Design usb_top_level, start of the top module:
module usb_top_level(
    input logic clk,
    input logic n_rst,
    input logic hsel,
    input logic [3:0] haddr,
    input logic [1:0] htrans,
    input logic  [1:0] hsize,
    input logic hwrite,
    input logic [31:0] hwdata,
    output logic [31:0] hrdata,
    output logic hresp,
    output logic hready,
    output logic d_mode,
    input logic d_plus_in,
    input logic d_minus_in,
    output logic d_plus_out,
    output logic d_minus_out,
    output logic [6:0] buffer_occupancy,
    output logic get_rx_data,
    output logic [3:0] tx_packet,
    output logic tx_transfer_active
);
Size in the first run: roughly 4700 cells after synthesis, roughly 810 flip-flops, ~96 I/O pins, ~41000 sq um of cells after synthesis.
make LEC_CHECK=0 ABC_AREA=0 CAP_MARGIN=15 CORE_ASPECT_RATIO=1.22 CORE_MARGIN=2 CORE_UTILIZATION=70 CTS_CLUSTER_DIAMETER=345 CTS_CLUSTER_SIZE=20 GPL_ROUTABILITY_DRIVEN=1 GPL_TIMING_DRIVEN=1 SETUP_SLACK_MARGIN=0.51 SLEW_MARGIN=30 finish   # period 3.83 ns
run.sh (not shown) runs the stock make flow with config.mk's settings and CLKGATE_MAP_FILE=.
The starting point finished but failed the layout checks on negative setup slack.
Next try:
- CAP_MARGIN: 15 -> 40
- CORE_UTILIZATION: 70 -> 72
- CTS_CLUSTER_DIAMETER: 345 -> not set
- PLACE_DENSITY_LB_ADDON: not set -> 0.25
- SETUP_SLACK_MARGIN: 0.51 -> 0.2
- clock period: 3.83 -> 3.85 ns (I/O delays scaled with it)
Outcome:
- Now the flow stopped in global routing (5_1_grt)
- die size fell by 2.7%
- synthesized area does not change
- synthesized cell count is unchanged
Next try:
- ABC_AREA: 0 -> not set
- CAP_MARGIN: 40 -> 20
- CORE_ASPECT_RATIO: 1.22 -> not set
- CTS_CLUSTER_DIAMETER: not set -> 355
- GPL_ROUTABILITY_DRIVEN: 1 -> not set
- GPL_TIMING_DRIVEN: 1 -> not set
- PLACE_DENSITY_LB_ADDON: 0.25 -> 0.0
- SETUP_SLACK_MARGIN: 0.2 -> not set
- SLEW_MARGIN: 30 -> 20
- clock period: 3.85 -> 4.07 ns (I/O delays scaled with it)
After rerunning:
- This time the run completed, yet does not pass: negative setup slack
- synthesized area stays the same
- synthesized cell count stays the same
- die area barely changes
Next try:
- CORE_UTILIZATION: 72 -> 44
- CTS_CLUSTER_DIAMETER: 355 -> not set
- CTS_CLUSTER_SIZE: 20 -> not set
- PLACE_DENSITY_LB_ADDON: 0.0 -> not set
- clock period: 4.07 -> 12.0 ns (I/O delays scaled with it)
Effect:
- With this change the flow finished with timing, DRC and antenna clean
- global-route usage drops by 25 points
- worst hold slack gains 0.23 ns
- sequential power drops by well over a third
- non-clock buffer count drops by 265
- power drops by well over a third
- synthesized area does not change
- routed wire length drops by a little under a tenth
- setup slack gains 5.2 ns
- design area barely changes
- die area climbs by well over a third


usb_top_level again, from the RTL that the note above started with.
## usb_top_level
module usb_top_level(
    input logic clk,
    input logic n_rst,
    input logic hsel,
    input logic [3:0] haddr,
    input logic [1:0] htrans,
    input logic  [1:0] hsize,
    input logic hwrite,
    input logic [31:0] hwdata,
    output logic [31:0] hrdata,
    output logic hresp,
    output logic hready,
    output logic d_mode,
    input logic d_plus_in,
    input logic d_minus_in,
    output logic d_plus_out,
    output logic d_minus_out,
    output logic [6:0] buffer_occupancy,
    output logic get_rx_data,
    output logic [3:0] tx_packet,
    output logic tx_transfer_active
);
Settings: LEC_CHECK=0, CAP_MARGIN=20, CORE_MARGIN=2, CORE_UTILIZATION=66, SETUP_SLACK_MARGIN=1.17, SLEW_MARGIN=20, TNS_END_PERCENT=5; clock period 4.73 ns.
The first run completed without violations.
Change:
CORE_UTILIZATION = 59   (was 66)
SETUP_SLACK_MARGIN = not set   (was 1.17)
TNS_END_PERCENT = not set   (was 5)
clock period = 3.91 ns   (was 4.73 ns; I/O delays follow)
The new run finished with setup timing left. Via count shrinks by 0.34%. Utilization falls by 5.7 points. Combinational power rose by 31%. Global-route usage is lower by 4.5 points. Sequential cell count stays the same. Setup slack is worse by 0.82 ns. Design area grows by 3.1%. First-iteration DRC count went up by 1.3%. Clock skew goes up by 0.0096 ns. Sequential power rises by about 20%.
Change:
CORE_UTILIZATION = 45   (was 59)
clock period = 10.0 ns   (was 3.91 ns; I/O delays follow)
The new run completed with no timing, DRC or antenna violations.
First-iteration DRC count drops by 9.8%.
Cell count is about the same.
Total power is lower by 62%.
Count of clock-buffer cells in the layout went up by 4.
Setup slack improves by 3.5 ns.
Combinational power falls by 68%.
Via count drops by 5.8%.
Sequential share of layout area goes up by 2.0 points.
Change:
CORE_MARGIN = 5   (was 2)
CORE_UTILIZATION = 40   (was 45)
CTS_CLUSTER_SIZE = 86   (was not set)
Effect:
- flip-flop count is unchanged
- via count stays flat
- cell count went up by about 3%
- total power stays flat
No activity file was given, so power comes from the tool's default toggle rates.
